// cam_pixel_labeler
module cam_pixel_labeler (
    input  logic        clk,
    input  logic        reset,
    input  logic        href,
    input  logic        vsync,
    input  logic [ 7:0] ov7670_data,
    output logic        we,
    output logic [16:0] wAddr,
    output logic [ 2:0] label_data,
    output logic        camera_dp_en,
    output logic        v_finish_camera,
    output logic [ 9:0] x_pixel_camera,
    output logic [ 9:0] y_pixel_camera
);
    logic [15:0] ov7670_wData;
    logic [ 1:0] r_g_decision;
    logic [ 7:0] s_data;
    logic [ 7:0] v_data;
    OV7670_MemController U_OV7670_MemController (
        .clk            (clk),
        .reset          (reset),
        .href           (href),
        .vsync          (vsync),
        .ov7670_data    (ov7670_data),
        .we             (we),
        .wAddr          (wAddr),
        .wData          (ov7670_wData),
        .camera_dp_en   (camera_dp_en),
        .v_finish_camera(v_finish_camera),
        .x_pixel_camera (x_pixel_camera),
        .y_pixel_camera (y_pixel_camera)
    );
    rgb_to_hsv U_rgb_to_hsv (
        .r_data      (ov7670_wData[15:11]),
        .g_data      (ov7670_wData[10:5]),
        .b_data      (ov7670_wData[4:0]),
        .s_data      (s_data),
        .v_data      (v_data),
        .r_g_decision(r_g_decision)
    );
    Label_Gen U_Label_Gen (
        .r_g_decision(r_g_decision),
        .s_data      (s_data),
        .v_data      (v_data),
        .label_data  (label_data)
    );
endmodule
For scale: roughly 3200 cells after synthesis, ~0.024 mm² of cells after synthesis.
Settings: LEC_CHECK=0, CAP_MARGIN=30, CORE_ASPECT_RATIO=0.5, CORE_MARGIN=10, CORE_UTILIZATION=57, CTS_CLUSTER_DIAMETER=392, GPL_ROUTABILITY_DRIVEN=0, GPL_TIMING_DRIVEN=1, PLACE_DENSITY_LB_ADDON=0.03, SETUP_SLACK_MARGIN=5.0, SLEW_MARGIN=0, TNS_END_PERCENT=95; clock period 130.0 ns.
run.sh (not shown) runs the stock make flow with config.mk's settings and CLKGATE_MAP_FILE=.
==> next run, changes <==
==> flow/config.mk (replaced) <==
export PLATFORM = sky130hd
export DESIGN_NAME = cam_pixel_labeler
export DESIGN_NICKNAME = cam_pixel_labeler
export VERILOG_FILES = /design/flow/design.v
export SDC_FILE = /design/flow/constraint.sdc
export NUM_CORES = 4
export LEC_CHECK = 0
export CAP_MARGIN = 30
export CORE_MARGIN = 2
export CORE_UTILIZATION = 68
export CTS_CLUSTER_DIAMETER = 229
export CTS_CLUSTER_SIZE = 33
export GPL_TIMING_DRIVEN = 1
export SETUP_SLACK_MARGIN = 5.0
export SLEW_MARGIN = 25
export TNS_END_PERCENT = 95
==> flow/constraint.sdc (replaced) <==
create_clock -name core_clock -period 102.0 [get_ports {clk}]
set_input_delay 20.4000 -clock core_clock [delete_from_list [all_inputs] [get_ports {clk}]]
set_output_delay 20.4000 -clock core_clock [all_outputs]
set_load 0.01 [all_outputs]
Result: This time the run reached the layout checks and failed them: negative setup slack. Wire length rises by 45%. Via count rises by 23%. Utilization rises by 26 points.
==> next run, changes <==
--- a/flow/config.mk
+++ b/flow/config.mk
@@ -9,3 +9,3 @@
 export CORE_MARGIN = 2
-export CORE_UTILIZATION = 68
+export CORE_UTILIZATION = 71
 export CTS_CLUSTER_DIAMETER = 229
@@ -13,2 +13,3 @@
 export GPL_TIMING_DRIVEN = 1
+export MAX_ROUTING_LAYER = met4
 export SETUP_SLACK_MARGIN = 5.0
After rerunning: With this change the flow never finished: it broke off in global routing on GRT-0232; die size went down by 4.1%; area after synthesis is unchanged; synthesized cell count does not change.
==> next run, changes <==
--- a/flow/config.mk
+++ b/flow/config.mk
@@ -9,7 +9,7 @@
 export CORE_MARGIN = 2
-export CORE_UTILIZATION = 71
-export CTS_CLUSTER_DIAMETER = 229
-export CTS_CLUSTER_SIZE = 33
+export CORE_UTILIZATION = 68
+export CTS_CLUSTER_DIAMETER = 230
+export CTS_CLUSTER_SIZE = 34
 export GPL_TIMING_DRIVEN = 1
-export MAX_ROUTING_LAYER = met4
+export PLACE_DENSITY = 0.77
 export SETUP_SLACK_MARGIN = 5.0
==> flow/constraint.sdc (replaced) <==
create_clock -name core_clock -period 75.7 [get_ports {clk}]
set_input_delay 15.1400 -clock core_clock [delete_from_list [all_inputs] [get_ports {clk}]]
set_output_delay 15.1400 -clock core_clock [all_outputs]
set_load 0.01 [all_outputs]
Result: The changed run failed in detailed placement with DPL-0038; die area increases by 4.3%; area after synthesis does not change; synthesized cell count is unchanged.
==> next run, changes <==
--- a/flow/config.mk
+++ b/flow/config.mk
@@ -9,5 +9,5 @@
 export CORE_MARGIN = 2
-export CORE_UTILIZATION = 68
+export CORE_UTILIZATION = 72
 export CTS_CLUSTER_DIAMETER = 230
-export CTS_CLUSTER_SIZE = 34
+export CTS_CLUSTER_SIZE = 50
 export GPL_TIMING_DRIVEN = 1
The changed run failed in detailed placement, error DPL-0038; die size fell by a few percent; synthesized area stays the same; synthesized cell count does not change.

---

north:
Starting RTL as in the previous note.
// cam_pixel_labeler
module cam_pixel_labeler (
    input  logic        clk,
    input  logic        reset,
    input  logic        href,
    input  logic        vsync,
    input  logic [ 7:0] ov7670_data,
    output logic        we,
    output logic [16:0] wAddr,
    output logic [ 2:0] label_data,
    output logic        camera_dp_en,
    output logic        v_finish_camera,
    output logic [ 9:0] x_pixel_camera,
    output logic [ 9:0] y_pixel_camera
);
    logic [15:0] ov7670_wData;
    logic [ 1:0] r_g_decision;
    logic [ 7:0] s_data;
    logic [ 7:0] v_data;
    OV7670_MemController U_OV7670_MemController (
        .clk            (clk),
        .reset          (reset),
        .href           (href),
        .vsync          (vsync),
        .ov7670_data    (ov7670_data),
        .we             (we),
        .wAddr          (wAddr),
        .wData          (ov7670_wData),
        .camera_dp_en   (camera_dp_en),
        .v_finish_camera(v_finish_camera),
        .x_pixel_camera (x_pixel_camera),
        .y_pixel_camera (y_pixel_camera)
    );
    rgb_to_hsv U_rgb_to_hsv (
        .r_data      (ov7670_wData[15:11]),
        .g_data      (ov7670_wData[10:5]),
        .b_data      (ov7670_wData[4:0]),
        .s_data      (s_data),
        .v_data      (v_data),
        .r_g_decision(r_g_decision)
    );
    Label_Gen U_Label_Gen (
        .r_g_decision(r_g_decision),
        .s_data      (s_data),
        .v_data      (v_data),
        .label_data  (label_data)
    );
endmodule
clock: 49.5 ns
lec_check: 0
abc_area: 1
cap_margin: 20
core_aspect_ratio: 0.5
core_margin: 2
core_utilization: 69
cts_cluster_diameter: 251
cts_cluster_size: 98
place_density: 0.36
setup_slack_margin: 4.3
slew_margin: 20
tns_end_percent: 5
north failed in detailed placement (3_5_place_dp) with DPL-0038.
For south, these inputs were changed with respect to north:
Settings: CTS_CLUSTER_DIAMETER no longer set, was 251; ABC_AREA no longer set, was 1; SETUP_SLACK_MARGIN no longer set, was 4.3; CORE_ASPECT_RATIO no longer set, was 0.5; CORE_UTILIZATION now 40, was 69; TNS_END_PERCENT no longer set, was 5; CTS_CLUSTER_SIZE no longer set, was 98; PLACE_DENSITY no longer set, was 0.36; the clock period (ns, I/O delays scaled along) now 131.0, was 49.5.
[summary]
- south was carried through to the last stage, and its layout satisfied the timing, DRC and antenna checks.
- [compare] base=north new=south: number of different library cells in the post-synthesis netlist increased by 130% relative to the old numbers, core utilization at floorplan decreased by 30 points relative to the old numbers, mean area per synthesized cell increased by 30% relative to the old numbers.
- From north to south the numbers moved as follows: number of enable-type register cells in the synthesized netlist stayed essentially flat; XOR/XNOR share of the synthesized area rose by 0.18 points; cell area after technology mapping fell by 0.0026 mm^2.
Input changes introduced in east (baseline for comparison: south):
Settings: CORE_UTILIZATION: 40 -> 66; the clock period (ns, I/O delays scaled along): 131.0 -> 106.0.
Findings:
- The layout from east, despite a flow that completed every stage, fails the layout checks, with the failing checks listed as negative setup slack.
- east against south: number of buffers other than clock buffers in the final layout moved up, total detailed-routing wirelength moved up, final area increased about 14%, fraction of area in non-clock buffers went up.
- The first-pass GRT wire length number comes out higher for east vs south.
- east against south: number of inserted diodes saw little to no change; total die area -39%.
- Relative to south, the sequential share of layout area of east is lower by 0.46 points.
- east reports its cell with the largest stage delay on the worst path as sky130_fd_sc_hd__nor3_1 while south reports sky130_fd_sc_hd__or4_1.
--- input diff east..west ---
Settings: changing CORE_UTILIZATION from 66 to 40; changing the clock period (ns, I/O delays scaled along) from 106.0 to 150.0.
[summary]
- west completed every stage of the flow, and the final layout passed the timing, DRC and antenna checks.
- Against east as the reference, west delivers a lower worst hold slack.
- On total length of routed wires: west sits below east.
- [compare] base=east new=west: chip height went up 54 um, post-layout worst setup margin went up by 22.86 ns.

---

job 8321:
The RTL this note starts from:
==> flow/design.v <==
`timescale 1ns / 1ps
module OV7670_MemController (
    input  logic        clk,
    input  logic        reset,
    input  logic        href,
    input  logic        vsync,
    input  logic [ 7:0] ov7670_data,
    output logic        we,
    output logic [16:0] wAddr,
    output logic [15:0] wData,
    output logic        camera_dp_en,
    output logic        v_finish_camera,
    output logic [ 9:0] x_pixel_camera,
    output logic [ 9:0] y_pixel_camera
);
    logic [15:0] pixel_data;
    logic [ 9:0] h_counter;   
    logic [ 9:0] v_counter;   
    assign wAddr = v_counter * 320 + h_counter[9:1];
    assign wData = pixel_data;
    assign x_pixel_camera = h_counter / 2;
    assign y_pixel_camera = v_counter;
    assign camera_dp_en = ((x_pixel_camera < 320) && (y_pixel_camera < 240));
    always_ff @(posedge clk, posedge reset) begin
        if (reset) begin
            h_counter  <= 0;
            pixel_data <= 0;
            we         <= 1'b0;
        end else begin
            if (href) begin
                h_counter <= h_counter + 1;
                if (h_counter[0] == 0) begin
                    pixel_data[15:8] <= ov7670_data;
                    we               <= 1'b0;
                end else begin
                    pixel_data[7:0] <= ov7670_data;
                    we              <= 1'b1;
                end
            end else begin
                h_counter <= 0;
                we        <= 1'b0;
            end
        end
    end
    always_ff @(posedge clk, posedge reset) begin
        if (reset) begin
            v_counter <= 0;
        end else begin
            if (vsync) begin
                v_counter <= 0;
            end else begin
                if (h_counter == (320 * 2 - 1)) begin
                    v_counter <= v_counter + 1;
                end
            end
        end
    end
    logic v_sync_flag;
    always_ff @(posedge clk or posedge reset) begin
        if (reset) begin
            v_sync_flag <= 0;
            v_finish_camera <= 0;
        end else if (vsync) begin
            if (!v_sync_flag) begin
                v_sync_flag <= 1;
                v_finish_camera <= 1;
            end else begin
                v_finish_camera <= 0;
            end
        end else begin
            v_sync_flag <= 0;
            v_finish_camera <= 0;
        end
    end
endmodule
module negedge_detect (
    input  logic clk,
    input  logic reset,
    input  logic x,
    output logic o_tick
);
    logic tmp_reg;
    always_ff @(posedge clk or posedge reset) begin
        if (reset) begin
            tmp_reg <= 0;
        end else begin
            tmp_reg <= x;
        end
    end
    assign o_tick = (~x) & tmp_reg;
endmodule
`timescale 1ns / 1ps
module rgb_to_hsv (
    input  logic [4:0] r_data,
    input  logic [5:0] g_data,
    input  logic [4:0] b_data,
    output logic [1:0] r_g_decision,     
    output logic [7:0] s_data,
    output logic [7:0] v_data
);
    localparam GREEN_R_MAX_THRESHOLD = 120;
    localparam GREEN_G_MIN_THRESHOLD = 180;
    localparam GREEN_B_MAX_THRESHOLD = 120;
    localparam RED_R_MIN_THRESHOLD = 190;
    localparam RED_G_MAX_THRESHOLD = 100;
    localparam RED_B_MAX_THRESHOLD = 100;
    logic [7:0] r_8b;
    logic [7:0] g_8b;
    logic [7:0] b_8b;
    logic [7:0] max_val;
    logic [7:0] min_val;
    assign r_8b = {r_data, r_data[4:2]};
    assign g_8b = {g_data, g_data[5:4]};
    assign b_8b = {b_data, b_data[4:2]};
    always_comb begin
        if ((g_8b >= GREEN_G_MIN_THRESHOLD) && (r_8b <= GREEN_R_MAX_THRESHOLD) && (b_8b <= GREEN_B_MAX_THRESHOLD)) begin
            r_g_decision = 1;
        end
        else if ((r_8b >= RED_R_MIN_THRESHOLD) && (g_8b <= RED_G_MAX_THRESHOLD) && (b_8b <= RED_B_MAX_THRESHOLD)) begin
            r_g_decision = 0;
        end else begin
            r_g_decision = 2;
        end
    end
    find_max_val U_MAX_VAL (
        .x1 (r_8b),
        .x2 (g_8b),
        .x3 (b_8b),
        .max(max_val)
    );
    find_min_val U_MIN_VAL (
        .x1 (r_8b),
        .x2 (g_8b),
        .x3 (b_8b),
        .min(min_val)
    );
    assign v_data = max_val;
    always_comb begin
        if (!max_val) begin
            s_data = 0;
        end else begin
            s_data = ((max_val - min_val) * 255) / max_val;
        end
    end
endmodule
module find_max_val (
    input  logic [7:0] x1,
    input  logic [7:0] x2,
    input  logic [7:0] x3,
    output logic [7:0] max
);
    logic [7:0] temp_max;
    assign temp_max = (x1 > x2) ? x1 : x2;
    assign max = (temp_max > x3) ? temp_max : x3;
endmodule
module find_min_val (
    input  logic [7:0] x1,
    input  logic [7:0] x2,
    input  logic [7:0] x3,
    output logic [7:0] min
);
    logic [7:0] temp_min;
    assign temp_min = (x1 < x2) ? x1 : x2;
    assign min = (temp_min < x3) ? temp_min : x3;
endmodule
`timescale 1ns / 1ps
module Label_Gen (
    input  logic [7:0] s_data,
    input  logic [7:0] v_data,
    input  logic [1:0] r_g_decision,
    output logic [2:0] label_data
);
    localparam ROAD = 0;
    localparam WALK_ROAD = 1;
    localparam BACKGROUND = 2;
    localparam CAR = 3;
    localparam HUMAN = 4;
    localparam ROAD_V_THRESHOLD = 38;
    localparam ROAD_S_THRESHOLD = 77;
    localparam WALK_V_THRESHOLD = 179;
    localparam WALK_S_THRESHOLD = 51;
    always_comb begin
        if (r_g_decision == 0) begin
            label_data = CAR;
        end 
        else if (r_g_decision == 1) begin
            label_data = HUMAN;
        end 
        else if ((v_data >= WALK_V_THRESHOLD) && (s_data <= WALK_S_THRESHOLD)) begin
            label_data = WALK_ROAD;
        end
        else if((v_data <= ROAD_V_THRESHOLD) && (s_data <= ROAD_S_THRESHOLD)) begin
            label_data = ROAD;
        end 
        else begin
            label_data = BACKGROUND;
        end
    end
endmodule
`timescale 1ns / 1ps
module cam_pixel_labeler (
    input  logic        clk,
    input  logic        reset,
    input  logic        href,
    input  logic        vsync,
    input  logic [ 7:0] ov7670_data,
    output logic        we,
    output logic [16:0] wAddr,
    output logic [ 2:0] label_data,
    output logic        camera_dp_en,
    output logic        v_finish_camera,
    output logic [ 9:0] x_pixel_camera,
    output logic [ 9:0] y_pixel_camera
);
    logic [15:0] ov7670_wData;
    logic [ 1:0] r_g_decision;
    logic [ 7:0] s_data;
    logic [ 7:0] v_data;
    OV7670_MemController U_OV7670_MemController (
        .clk            (clk),
        .reset          (reset),
        .href           (href),
        .vsync          (vsync),
        .ov7670_data    (ov7670_data),
        .we             (we),
        .wAddr          (wAddr),
        .wData          (ov7670_wData),
        .camera_dp_en   (camera_dp_en),
        .v_finish_camera(v_finish_camera),
        .x_pixel_camera (x_pixel_camera),
        .y_pixel_camera (y_pixel_camera)
    );
    rgb_to_hsv U_rgb_to_hsv (
        .r_data      (ov7670_wData[15:11]),
        .g_data      (ov7670_wData[10:5]),
        .b_data      (ov7670_wData[4:0]),
        .s_data      (s_data),
        .v_data      (v_data),
        .r_g_decision(r_g_decision)
    );
    Label_Gen U_Label_Gen (
        .r_g_decision(r_g_decision),
        .s_data      (s_data),
        .v_data      (v_data),
        .label_data  (label_data)
    );
endmodule
export LEC_CHECK = 0
export CAP_MARGIN = 15
export CELL_PAD_IN_SITES_DETAIL_PLACEMENT = 1
export CORE_MARGIN = 2
export CORE_UTILIZATION = 65
export CTS_CLUSTER_SIZE = 55
export GPL_TIMING_DRIVEN = 1
export MIN_ROUTING_LAYER = met2
export PLACE_DENSITY = 0.77
export SETUP_SLACK_MARGIN = 1.7
export SLEW_MARGIN = 15
export TNS_END_PERCENT = 95
create_clock -name core_clock -period 97.1 [get_ports {clk}]
Job 8321 did not finish: a tool error stopped it during detailed placement.
The following lists how job 6750 was set up differently from job 8321:
Settings: MIN_ROUTING_LAYER no longer set, was met2; CELL_PAD_IN_SITES_DETAIL_PLACEMENT no longer set, was 1; CTS_CLUSTER_SIZE no longer set, was 55; PLACE_DENSITY no longer set, was 0.77; TNS_END_PERCENT no longer set, was 95; SLEW_MARGIN now 20, was 15; SETUP_SLACK_MARGIN no longer set, was 1.7; CAP_MARGIN now 20, was 15; GPL_TIMING_DRIVEN no longer set, was 1; CORE_UTILIZATION now 50, was 65; the clock period (ns, I/O delays scaled along) now 73.0, was 97.1.
[summary]
- Although job 6750 finished all stages, its layout failed final checks on setup timing.
- Post-synthesis register bit count: job 6750 vs job 8321 — no meaningful difference
- Comparing job 8321 and job 6750, the higher die boundary width was measured on job 6750.
- Re synthesized instance count: no difference whatsoever between job 6750 and job 8321.
- Comparing job 6750 against job 8321, there is no change at all in fraction of the yosys area taken by sequential cells.
- Diff job 6750..job 8321 | area figure in the yosys stat output | unchanged
- Job 6750 ends up with a pre-placement core utilization that is 15 points lower than in job 8321.
- Area of the core: higher on job 6750
- | number of rows created at floorplan | lower: job 8321 |
- Job 6750 ended up with a lower final RePlAce weighted congestion than job 8321 did.
- NOTE total die size job 8321->job 6750 increased by more than a quarter
- Chip height in job 6750 vs job 8321: up 27 microns
diff inputs: job 6750 => job 6807
Settings: a change of CORE_UTILIZATION from 50 to 56; an added CTS_CLUSTER_SIZE of 72; a change of the clock period (ns, I/O delays scaled along) from 73.0 to 150.0.
Results
Job 6807: full flow OK, the timing, DRC and antenna checks passed. Comparing count of nets after finishing for job 6750 and job 6807, the bigger number came from job 6750. Changes observed in job 6807 relative to job 6750: wire length shows a reduction of 28%; final cell count fell by about 30%; final setup slack of the worst path rose 39.09 ns.
> inputs changed (job 6807 -> job 9346)
Settings: a deleted CTS_CLUSTER_SIZE that had been 72; an added CTS_CLUSTER_DIAMETER of 398; a change of CORE_UTILIZATION from 56 to 40; an added CELL_PAD_IN_SITES_GLOBAL_PLACEMENT of 1.
==> results <==
- The clock skew of job 6807 and that of job 9346 are within noise of each other.
- Total wirelength of the detailed-routed design (lower): job 6807
- Of the two candidates, job 6807 has the better slack of the worst reg-to-reg path and job 9346 the worse one.
- Diff job 6807 -> job 9346: worst setup slack after layout -0.40 ns, final hold slack now sits higher.
- Final standard cell area without fillers for job 9346 is higher than for job 6807.
- [compare] base=job 6807 new=job 9346: buffers plus inverters on the worst setup path shows an increase of 10%; via count of the first global-routing pass shows a reduction of 741; die footprint shows an increase of about 40%; adder-cell area share of the yosys netlist shows no meaningful change.
## Diff of input files: job 8724 against job 9346
Settings: changing CORE_UTILIZATION from 40 to 57; removing CTS_CLUSTER_DIAMETER (formerly 398); removing CELL_PAD_IN_SITES_GLOBAL_PLACEMENT (formerly 1); changing the clock period (ns, I/O delays scaled along) from 150.0 to 86.2.
--- outcome ---
The remaining runs in job 9346 and job 8724 completed every stage, whereas job 8724 halted early. Run status, job 8724: aborted in global routing, error GRT-0232. In job 8724 the area of the chip turned out 29% lower than in job 9346. As of job 8724, die height had fallen by more than 10% compared to job 9346. Side by side, initial cell density of the core turned out higher in job 8724 than in job 9346.
